==> design.v <==
module multicycle_arithmetic(
    input clk, rst, start, 
    input [1:0] op, 
    input [7:0] a, b, 
    output reg done, 
    output reg [15:0] result
);
    reg [2:0] state;
    parameter IDLE = 3'b000, LOAD = 3'b001, ADD = 3'b010, SUB = 3'b011, 
              MUL = 3'b100, DIV = 3'b101, DONE = 3'b110;
    always @(posedge clk or posedge rst) begin
        if (rst) begin
            state <= IDLE;
            done <= 0;
            result <= 0;
        end else begin
            case (state)
                IDLE: begin
                    done <= 0;
                    if (start) state <= LOAD;
                end
                LOAD: begin
                    case (op)
                        2'b00: state <= ADD;
                        2'b01: state <= SUB;
                        2'b10: state <= MUL;
                        2'b11: state <= DIV;
                        default: state <= DONE;
                    endcase
                end
                ADD: begin
                    result <= a + b;
                    state <= DONE;
                end
                SUB: begin
                    result <= a - b;
                    state <= DONE;
                end
                MUL: begin
                    result <= a * b;
                    state <= DONE;
                end
                DIV: begin
                    result <= (b != 0) ? a / b : 16'hFFFF;  
                    state <= DONE;
                end
                DONE: begin
                    done <= 1;
                    state <= IDLE;
                end
                default: state <= IDLE;
            endcase
        end
    end
endmodule
==> run.sh <==
#!/bin/bash
# the make line also repeats each setting of config.mk as NAME=value (left out here)
make -C /OpenROAD-flow-scripts/flow DESIGN_CONFIG=/design/flow/config.mk WORK_HOME=/design/flow/orfs CLKGATE_MAP_FILE= finish
==> config.mk <==
export PLATFORM = sky130hd
export DESIGN_NAME = multicycle_arithmetic
export DESIGN_NICKNAME = multicycle_arithmetic
export VERILOG_FILES = /design/flow/design.v
export SDC_FILE = /design/flow/constraint.sdc
export NUM_CORES = 4
export LEC_CHECK = 0
export CAP_MARGIN = 0
export CORE_ASPECT_RATIO = 0.71
export CORE_MARGIN = 2
export CORE_UTILIZATION = 72
export CTS_CLUSTER_DIAMETER = 225
export CTS_CLUSTER_SIZE = 56
export SETUP_SLACK_MARGIN = 2.38
export SLEW_MARGIN = 20
==> constraint.sdc <==
create_clock -name core_clock -period 23.5 [get_ports {clk}]
set_input_delay 4.7000 -clock core_clock [delete_from_list [all_inputs] [get_ports {clk}]]
set_output_delay 4.7000 -clock core_clock [all_outputs]
set_load 0.01 [all_outputs]
==> deck_impl_summary.md, run 1 <==
Key Metrics from the Run

Outcome
  – Status: aborted with a tool error
  – Failing step: 3_5_place_dp
  – Error msg: [ERROR DPL-0038] Utilization greater than 100%, impossible to legalize

Synth
  – Yosys warning total: 1
  – Post-synth top area cell: ha_1
  – Share of async-settable or async-resettable flops after synthesis: 100.0%
  – Comb area leader: adder cells
  – Post-Syn Area: 9094 sq um
  – Top-area cell share: 21.19%
  – Number of flops mapped to enable cells by yosys: 0
  – Post-synth top cells: ha_1, nor2_1, nand2_1, inv_1, a21oi_1
  – XOR-XNOR Cells, Area Fraction: 4.788%
  – Yosys cell types: 96
  – Synth Seq Share: 6.618%
  – Most common cell in the netlist: ha_1
  – Yosys adder share: 29.55%
  – Cells after Synth: 1,181
  – Yosys cell count: 1,181
  – Avg Cell Area, Syn: 7.700 sq um
  – Flop and latch count out of synthesis: 24
  – Compound-Gate Fraction of Synth Area: 25.91%
  – Simple share: 21.78%
  – Ys flop type: dfrtp_1
  – Yosys Chip Area: 9094 sq um
  – Synth top area cells: ha_1, fa_1, dfrtp_1, nor2_1, nand2_1
  – Mux area share: 5.476%

Floorplanning
  – Core Area: 12,290 sq um
  – Row count: 34
  – Die Span X: 137.4 um
  – Die height: 98.70 um
  – Die Area: 13,560 sq um
  – # IOs: 38
  – Initial Util: 73.97%

Place
  – Number of I/O port buffers: 37
  – Routability Congestion: 1.011
## per-stage QoR
step              cell area [sq um]  TNS [ns]  std cells
global placement              12320    -19.95       1680
floorplan                      9485    -19.34       1188
==> run 2, diff against run 1 <==
- CAP_MARGIN: 0 -> 20
- CELL_PAD_IN_SITES_GLOBAL_PLACEMENT: unset -> 1
- CORE_ASPECT_RATIO: 0.71 -> 0.9
- CORE_MARGIN: 2 -> 4
- CORE_UTILIZATION: 72 -> 57
- CTS_CLUSTER_DIAMETER: 225 -> 149
- CTS_CLUSTER_SIZE: 56 -> unset
- GPL_TIMING_DRIVEN: unset -> 0
- MAX_ROUTING_LAYER: unset -> met5
- MIN_ROUTING_LAYER: unset -> met1
- PLACE_DENSITY_LB_ADDON: unset -> 0.14
- SETUP_SLACK_MARGIN: 2.38 -> 5.0
- SLEW_MARGIN: 20 -> 40
- clock period: 23.5 -> 60.6 ns (I/O delays scaled with it)
==> run 2 against run 1 <==
  * Now clean on timing, DRC and antenna
  * Synthesized cell count stayed put
  * Area after synthesis stayed put
  * Die area is 33% higher
==> deck_impl_summary.md, run 2 <==
Implementation Results

Synth
  – Ys flop type: dfrtp_1
  – Yosys adder share: 29.55%
  – Synth top area cells: ha_1, fa_1, dfrtp_1, nor2_1, nand2_1
  – Post-synth top area cell: ha_1
  – Post-Syn Area: 9094 sq um
  – Post-synth top cells: ha_1, nor2_1, nand2_1, inv_1, a21oi_1
  – Yosys cell types: 96
  – Flop and latch count out of synthesis: 24
  – Avg Cell Area, Syn: 7.700 sq um
  – XOR-XNOR Cells, Area Fraction: 4.788%
  – Top-area cell share: 21.19%
  – Cells after Synth: 1,181
  – Yosys cell count: 1,181
  – Compound-Gate Fraction of Synth Area: 25.91%
  – Yosys warning total: 1
  – Comb area leader: adder cells
  – Synth Seq Share: 6.618%
  – Number of flops mapped to enable cells by yosys: 0
  – Most common cell in the netlist: ha_1
  – Yosys Chip Area: 9094 sq um
  – Mux area share: 5.476%
  – Simple share: 21.78%
  – Share of async-settable or async-resettable flops after synthesis: 100.0%

Critical path
  – Startpoint Class: input port
  – Critical Path End Type: register
  – R2R Setup Slk: 58.40 ns
  – Buf/Inv on CP: 9
  – Setup Crit Path Kind: in2reg
  – Reg2reg end: result[0]
  – Worst-path fanout max: 10
  – Crit-path max cell delay: 0.67 ns
  – Reg2reg path depth: 9
  – CP top delay family: AND-OR/OR-AND gates
  – Slowest-stage cell, CP: o32ai_1
  – Setup crit start: b[5]
  – CP Data Arrival Time: 45.81 ns
  – Worst R2R Start: state[5]
  – CP most frequent cell: o21a_1
  – Crit path DRT: 60.74 ns
  – Path length in cells of the critical path: 141
  – Crit path to: result[0]

Global route
  – Vias in the first global route: 8,439
  – First-pass GRT wire length: 41,100 um
  – Gr usage total: 27.35%
  – Largest net degree at the start of global routing: 25
  – Initial antenna violation count: 0
  – Grt ovf: 0

Route
  – Initial DRC Count: 673
  – Final wirelength: 24,890 um
  – TritonRoute pass-1 iters: 8
  – Post-route ant nets: 0
  – Inserted Diodes: 0
  – DR vias/cell: 6.231
  – Wire per inst: 17.39 um
  – Routed via count: 8,916
  – Drt drc: 0

CTS
  – CTS max path bufs: 2
  – H-tree lvl count: 1
  – CTS tree: yes
  – Total clock buffers created by CTS: 3
  – Hold bufs inserted after CTS: 0
  – Setup Fix Bufs, Post-CTS: 0
  – Late-Pin Clk Latency: 0.27 ns
  – CTS Root Cell: clkbuf_16
  – Sink Count: 24
  – Count of cells resized by post-cts repair: 0
  – Clock slew seen by the registers of the worst setup and hold paths: 0.06 ns

Finish
  – Register area: 601.8 sq um
  – Final net count: 1,443
  – Area growth syn-to-layout: 8.352%
  – Finished Layout Cells: 1,431
  – Final core occ: 63.37%
  – Comb gate area: 7993 sq um
  – Post-route cell area: 9853 sq um
  – FILL cells: 1,457

Place
  – Placed insts: 1,427
  – Placed inst area: 9743 sq um
  – Final HPWL DP: 20,220 um
  – Number of I/O port buffers: 37
  – Routability Congestion: 0.9147

Floorplanning
  – Row count: 43
  – Initial Util: 58.49%
  – # IOs: 38
  – Die height: 127.8 um
  – Core Area: 15,550 sq um
  – Die Span X: 141.1 um
  – Die Area: 18,040 sq um

Timing
  – Slew Limit Fails: 0
  – Clk_skew: 0.005804 ns
  – Final Critical Period: 45.67 ns
  – TNS Setup: 0 ns
  – Rel. slew slack: 42.37%
  – Least-Margin Pin Slew: 0.8578 ns
  – Fmax: 21.89 MHz
  – RSZ-0062 raised after global routing: no
  – Finish-stage setup viols: 0
  – Crit share post-route: 75.37%
  – Fin. Hold Viols: 0

Job
  – Max-Cap Viols: 0
  – Count of tool warnings: 37

Min path
  – Hold Path Depth: 1
  – Hold endpoint: done
  – Worst min-delay path category: reg2reg
  – Hold path startpoint: state[3]

Outcome
  – Status: no timing/DRC/antenna violations
-- run 2: final cells by class --
type                            count  share of cell area [%]
Buffer                             35                   1.613
Timing Repair Buffer               37                   3.759
Sequential cell                    24                   6.108
Multi-Input combinational cell   1030                   81.12
Inverter                           99                   3.771
Tap cell                          202                   2.565
Clock inverter                      1                  0.3048
Clock buffer                        3                  0.7619
-- run 2: through the flow --
step / worst slack, ns / hold slack, ns
3_5_place_dp: 15.04 / 0.4460
2_1_floorplan: 20.24 / 0.4221
3_3_place_gp: 15.20 / 0.4297
4_1_cts: 15.18 / 0.4605
5_1_grt: 12.45 / 0.4782
6_report: 14.93 / 0.4595
-- run 2: per-layer routing --
metal,global-route usage (%),share of wire [%]
met1,39.88,49
met2,43.82,44
met3,3.805,6.3
met4,4.444,1.4
met5,0,0
==> run 3, diff against run 2 <==
- CELL_PAD_IN_SITES_GLOBAL_PLACEMENT: 1 -> unset
- CORE_ASPECT_RATIO: 0.9 -> 1.71
- CORE_MARGIN: 4 -> 2
- CORE_UTILIZATION: 57 -> 41
- CTS_CLUSTER_DIAMETER: 149 -> unset
- CTS_CLUSTER_SIZE: unset -> 80
- GPL_TIMING_DRIVEN: 0 -> 1
- HOLD_SLACK_MARGIN: unset -> 0.06
- MAX_ROUTING_LAYER: met5 -> unset
- MIN_ROUTING_LAYER: met1 -> unset
- PLACE_DENSITY: unset -> 0.76
- PLACE_DENSITY_LB_ADDON: 0.14 -> unset
- SETUP_SLACK_MARGIN: 5.0 -> unset
- SLEW_MARGIN: 40 -> 0
- clock period: 60.6 -> 19.2 ns (I/O delays scaled with it)
==> run 3 against run 2 <==
  * The layout now fails its checks (negative setup slack)
  * Count of clock-buffer cells in the layout is the same
  * Synthesized cell count stayed put
  * Worst setup slack worse by 26 ns
  * Global-route usage is 5.6 points higher
  * Final cell count grew 37%
  * Non-clock buffer count increased by 436
  * Utilization rose by 2.7 points
  * Sequential share of layout area fell by 1.9 points
  * Critical path depth fell by 5
  * Sequential cell count stayed put
  * Critical path type unchanged
  * Critical endpoint unchanged
==> deck_impl_summary.md, run 3 <==
Implementation Results

Critical path
  – R2R Setup Slk: 16.48 ns
  – Crit-path max cell delay: 0.56 ns
  – Path length in cells of the critical path: 136
  – CP most frequent cell: o21a_1
  – Reg2reg end: result[0]
  – CP top delay family: AND-OR/OR-AND gates
  – Slowest-stage cell, CP: or4_4
  – Setup Crit Path Kind: in2reg
  – Setup crit start: b[4]
  – Buf/Inv on CP: 7
  – Crit path DRT: 19.34 ns
  – Worst-path fanout max: 5
  – Crit path to: result[0]
  – Startpoint Class: input port
  – Reg2reg path depth: 8
  – Worst R2R Start: state[5]
  – Critical Path End Type: register
  – CP Data Arrival Time: 30.71 ns

Synth
  – Post-synth top area cell: ha_1
  – Flop and latch count out of synthesis: 24
  – Yosys Chip Area: 9094 sq um
  – Avg Cell Area, Syn: 7.700 sq um
  – Number of flops mapped to enable cells by yosys: 0
  – Post-Syn Area: 9094 sq um
  – Synth top area cells: ha_1, fa_1, dfrtp_1, nor2_1, nand2_1
  – Comb area leader: adder cells
  – Simple share: 21.78%
  – Share of async-settable or async-resettable flops after synthesis: 100.0%
  – Yosys adder share: 29.55%
  – Yosys cell count: 1,181
  – Mux area share: 5.476%
  – Cells after Synth: 1,181
  – Post-synth top cells: ha_1, nor2_1, nand2_1, inv_1, a21oi_1
  – Top-area cell share: 21.19%
  – Synth Seq Share: 6.618%
  – Ys flop type: dfrtp_1
  – XOR-XNOR Cells, Area Fraction: 4.788%
  – Yosys cell types: 96
  – Compound-Gate Fraction of Synth Area: 25.91%
  – Yosys warning total: 1
  – Most common cell in the netlist: ha_1

Finish
  – Post-route cell area: 14,440 sq um
  – Area growth syn-to-layout: 58.82%
  – FILL cells: 1,426
  – Final net count: 1,879
  – Final core occ: 66.09%

Outcome
  – SO Viols: negative setup slack
  – Status: finished with violations

CTS
  – H-tree lvl count: 1
  – CTS Root Cell: clkbuf_16
  – Late-Pin Clk Latency: 0.28 ns
  – Clock slew seen by the registers of the worst setup and hold paths: 0.07 ns
  – Sink Count: 24
  – CTS max path bufs: 2
  – CTS tree: yes
  – Total clock buffers created by CTS: 3

Global route
  – Initial antenna violation count: 1
  – First-pass GRT wire length: 61,420 um
  – Vias in the first global route: 12,750
  – Gr usage total: 32.93%
  – Largest net degree at the start of global routing: 25
  – Grt ovf: 0
  – Met1 Resource Use GR: 30.17%
  – Grt met2 use: 58.79%
  – GR Layer Usage met3: 6.881%
  – Most used routing layer: met2

Timing
  – Final worst slack: -11.38 ns
  – Crit share post-route: 159.2%
  – Fmax: 32.71 MHz
  – Least-Margin Pin Slew: 1.069 ns
  – Worst hold slack: 0.4729 ns
  – Fin. Hold Viols: 0
  – RSZ-0062 raised after global routing: yes
  – Rel. slew slack: 28.70%
  – Slew Limit Fails: 0
  – Finish-stage setup viols: 6
  – Clk_skew: 0.003373 ns
  – Final Critical Period: 30.58 ns

Min path
  – Hold path startpoint: state[3]
  – Hold Path Depth: 1
  – Hold endpoint: done
  – Worst min-delay path category: reg2reg

Floorplanning
  – Die height: 198.8 um
  – # IOs: 38
  – Die Span X: 117.9 um
  – Core Area: 21,850 sq um
  – Die Area: 23,430 sq um
  – Row count: 71
  – Initial Util: 41.61%

Job
  – Max-Cap Viols: 0
  – Count of tool warnings: 41

Place
  – Routability Congestion: 1.006
  – Number of I/O port buffers: 37
  – Pre-CTS WS: -11.73 ns
  – Final HPWL DP: 26,600 um
  – Placed inst area: 12,560 sq um

Route
  – DR vias/cell: 6.510
  – TritonRoute pass-1 iters: 6
  – Inserted Diodes: 0
  – Drt drc: 0
  – Initial DRC Count: 1,603
  – Wire per inst: 23.29 um
  – Routed via count: 12,740
  – Final wirelength: 45,570 um
  – Post-route ant nets: 0
==> run 3: metrics by stage <==
step                setup TNS [ns]  instances
floorplan                   -35.53       1188
global placement            -34.92       1822
detailed placement          -39.10       1822
CTS                         -32.19       1928
global route                -42.45       1957
finish                      -37.62       1957
==> run 3: final cells by class <==
cell class	instances	area [sq um]	area share [%]
Clock inverter	1	30.03	0.2079
Sequential cell	24	601.8	4.167
Clock buffer	3	75.07	0.5198
Multi-Input combinational cell	1030	8972	62.12
Tap cell	292	365.4	2.530
Timing Repair Buffer	508	4026	27.88
Inverter	99	371.6	2.573
==> run 3: repair_timing <==
item	in CTS	in global routing
setup buffers	106	38
endpoints found under the setup margin	6	6
gates resized	110	87
pin swaps	110	73
hold buffers	0	0
==> run 3: layer usage <==
| metal | routed length [um] | share of wire, % |
|---|---|---|
| met4 | 5860 | 13 |
| met3 | 4443 | 9.7 |
| met2 | 21070 | 46 |
| met5 | 9 | 0.020 |
| met1 | 14190 | 31 |
==> run 4, diff against run 3 <==
- ABC_AREA: unset -> 1
- CAP_MARGIN: 20 -> 25
- CORE_ASPECT_RATIO: 1.71 -> 0.62
- CORE_MARGIN: 2 -> 3
- CORE_UTILIZATION: 41 -> 42
- CTS_CLUSTER_DIAMETER: unset -> 224
- CTS_CLUSTER_SIZE: 80 -> 63
- GPL_TIMING_DRIVEN: 1 -> unset
- HOLD_SLACK_MARGIN: 0.06 -> unset
- MIN_ROUTING_LAYER: unset -> met2
- PLACE_DENSITY: 0.76 -> unset
- PLACE_DENSITY_LB_ADDON: unset -> 0.26
- SETUP_SLACK_MARGIN: unset -> 5.0
- SLEW_MARGIN: 0 -> 15
- clock period: 19.2 -> 22.0 ns (I/O delays scaled with it)
==> run 4 against run 3 <==
  * Still fails the layout checks on negative setup slack
  * Sequential share of layout area is 0.058 points lower
  * Clock skew is 0.0019 ns higher
  * Global-route usage is 13 points higher
  * Count of clock-buffer cells in the layout stayed put
  * Via count is 24% higher
==> deck_impl_summary.md, run 4 <==
Implementation Results

CTS
  – Clock slew seen by the registers of the worst setup and hold paths: 0.07 ns
  – CTS max path bufs: 2
  – Total clock buffers created by CTS: 3
  – Late-Pin Clk Latency: 0.31 ns
  – CTS tree: yes
  – CTS Root Cell: clkbuf_16
  – H-tree lvl count: 1
  – Hold bufs inserted after CTS: 0
  – Sink Count: 24

Synth
  – Most common cell in the netlist: nand2_1
  – Synth Seq Share: 6.513%
  – Comb area leader: simple AND/OR/NAND/NOR gates
  – Yosys warning total: 1
  – Post-Syn Area: 9240 sq um
  – Compound-Gate Fraction of Synth Area: 14.39%
  – Cells after Synth: 1,424
  – Flop and latch count out of synthesis: 24
  – Post-synth top cells: nand2_1, inv_1, ha_1, o21ai_0, nor2_1
  – Simple share: 31.69%
  – Ys flop type: dfrtp_1
  – Yosys Chip Area: 9240 sq um
  – XOR-XNOR Cells, Area Fraction: 5.877%
  – Number of flops mapped to enable cells by yosys: 0
  – Yosys adder share: 29.09%
  – Avg Cell Area, Syn: 6.489 sq um
  – Top-area cell share: 20.85%
  – Synth top area cells: ha_1, nand2_1, inv_1, fa_1, dfrtp_1
  – Share of async-settable or async-resettable flops after synthesis: 100.0%
  – Mux area share: 0%
  – Yosys cell count: 1,424
  – Post-synth top area cell: ha_1
  – Yosys cell types: 52

Critical path
  – CP Data Arrival Time: 29.55 ns
  – Worst-path fanout max: 9
  – CP most frequent cell: nand2_1
  – Reg2reg end: result[0]
  – Buf/Inv on CP: 41
  – Critical Path End Type: register
  – Worst R2R Start: state[5]
  – Startpoint Class: input port
  – Crit path to: result[0]
  – CP top delay family: simple AND/OR/NAND/NOR gates
  – Reg2reg path depth: 6
  – Setup Crit Path Kind: in2reg
  – Path length in cells of the critical path: 205
  – R2R Setup Slk: 18.38 ns
  – Slowest-stage cell, CP: ha_1
  – Crit path DRT: 22.19 ns
  – Setup crit start: b[3]
  – Crit-path max cell delay: 0.34 ns

Job
  – Max-Cap Viols: 0
  – Count of tool warnings: 40

Place
  – Number of I/O port buffers: 37
  – Routability Congestion: 1.004
  – Final HPWL DP: 24,600 um

Timing
  – Final Critical Period: 29.36 ns
  – TNS Setup: -17.49 ns
  – RSZ-0062 raised after global routing: yes
  – Least-Margin Pin Slew: 0.9743 ns
  – Clk_skew: 0.005291 ns
  – Final worst slack: -7.360 ns
  – Crit share post-route: 133.5%
  – Slew Limit Fails: 0
  – Fin. Hold Viols: 0
  – Fmax: 34.06 MHz
  – Finish-stage setup viols: 4
  – Rel. slew slack: 35.04%

Global route
  – Largest net degree at the start of global routing: 25
  – Grt ovf: 0
  – Gr usage total: 45.88%
  – First-pass GRT wire length: 55,900 um
  – Initial antenna violation count: 0
  – Vias in the first global route: 16,410

Route
  – Final wirelength: 37,870 um
  – Wire per inst: 17.51 um
  – TritonRoute pass-1 iters: 42
  – DR vias/cell: 7.292
  – Post-route ant nets: 0
  – Initial DRC Count: 3,579
  – Drt drc: 0
  – Inserted Diodes: 0
  – Routed via count: 15,770

Min path
  – Worst min-delay path category: reg2reg
  – Hold Path Depth: 2
  – Hold path startpoint: state[0]
  – Hold endpoint: state[4]

Floorplanning
  – Die height: 122.8 um
  – Die Span X: 194.4 um
  – Die Area: 23,870 sq um
  – # IOs: 38
  – Initial Util: 42.99%
  – Core Area: 21,490 sq um
  – Row count: 42

Outcome
  – SO Viols: negative setup slack
  – Status: finished with violations

Finish
  – Final net count: 2,090
  – Area growth syn-to-layout: 58.51%
  – Final core occ: 68.15%
[run 4: cell type report]
cell class / count / area (sq um)
multi-input combinational: 1110 / 8758
fill: 1689 / 6847
timing repair buffer: 472 / 3750
inverter: 266 / 1074
sequential: 24 / 601.8
tap: 286 / 357.8
clock buffer: 3 / 75.07
clock inverter: 1 / 30.03
[run 4: per-stage QoR]
stage,hold WS [ns],setup slack (ns),area (sq um),std cells
after global routing,0.4999,-8.647,14650,2162
after floorplan,0.4182,-6.224,9729,1431
after CTS,0.4820,-6.177,13330,2100
after detailed placement,0.4732,-7.628,12630,2042
final,0.4798,-7.360,14650,2162
after global placement,0.4318,-6.984,12630,2042
[run 4: per-layer routing]
layer	vias to the layer above	global-route usage (%)	part of all wire, %
li1	5429	-	-
met1	5540	-	0
met2	3972	49.96	43
met3	792	64.64	41
met4	33	12.28	15
met5	-	21.19	1.4
[run 4: timing repair]
item / in CTS / in global routing
setup endpoints to repair: 6 / 7
gates cloned: 0 / 0
pin swaps: 43 / 194
resized: 49 / 252
buffers inserted: 54 / 61
==> run 5, diff against run 4 <==
- ABC_AREA: 1 -> unset
- CAP_MARGIN: 25 -> 20
- CORE_ASPECT_RATIO: 0.62 -> unset
- CORE_MARGIN: 3 -> 2
- CORE_UTILIZATION: 42 -> 72
- CTS_CLUSTER_DIAMETER: 224 -> 209
- CTS_CLUSTER_SIZE: 63 -> unset
- MIN_ROUTING_LAYER: met2 -> unset
- PLACE_DENSITY_LB_ADDON: 0.26 -> unset
- SETUP_SLACK_MARGIN: 5.0 -> unset
- SLEW_MARGIN: 15 -> 20
- clock period: 22.0 -> 21.1 ns (I/O delays scaled with it)
==> run 5 against run 4 <==
  * The run now fails in 3_5_place_dp
  * Area after synthesis down 1.6%
  * Synthesized cell count down 17%
  * Die area down 43%
==> deck_impl_summary.md, run 5 <==
Key Metrics from the Run

Outcome
  – Status: aborted with a tool error
  – Failing step: 3_5_place_dp
  – Error msg: [ERROR DPL-0033] detailed placement checks failed during check placement.

Synth
  – Synth Seq Share: 6.618%
  – Compound-Gate Fraction of Synth Area: 25.91%
  – Yosys cell count: 1,181
  – Simple share: 21.78%
  – Cells after Synth: 1,181
  – Post-synth top cells: ha_1, nor2_1, nand2_1, inv_1, a21oi_1
  – Yosys Chip Area: 9094 sq um
  – Mux area share: 5.476%
  – Number of flops mapped to enable cells by yosys: 0
  – Synth top area cells: ha_1, fa_1, dfrtp_1, nor2_1, nand2_1
  – Share of async-settable or async-resettable flops after synthesis: 100.0%
  – XOR-XNOR Cells, Area Fraction: 4.788%
  – Yosys cell types: 96
  – Yosys adder share: 29.55%
  – Flop and latch count out of synthesis: 24
  – Post-synth top area cell: ha_1
  – Yosys warning total: 1
  – Avg Cell Area, Syn: 7.700 sq um
  – Post-Syn Area: 9094 sq um
  – Most common cell in the netlist: ha_1
  – Top-area cell share: 21.19%
  – Ys flop type: dfrtp_1
  – Comb area leader: adder cells

Floorplanning
  – Die Area: 13,550 sq um
  – Row count: 41
  – Core Area: 12,470 sq um
  – # IOs: 38
  – Initial Util: 72.95%
  – Die Span X: 116.4 um
  – Die height: 116.4 um

Place
  – Number of I/O port buffers: 37
  – Routability Congestion: 0.9647
[run 5: stage by stage]
stage             setup slack (ns)  cells
floorplan                   -9.718   1188
global placement            -9.324   1706
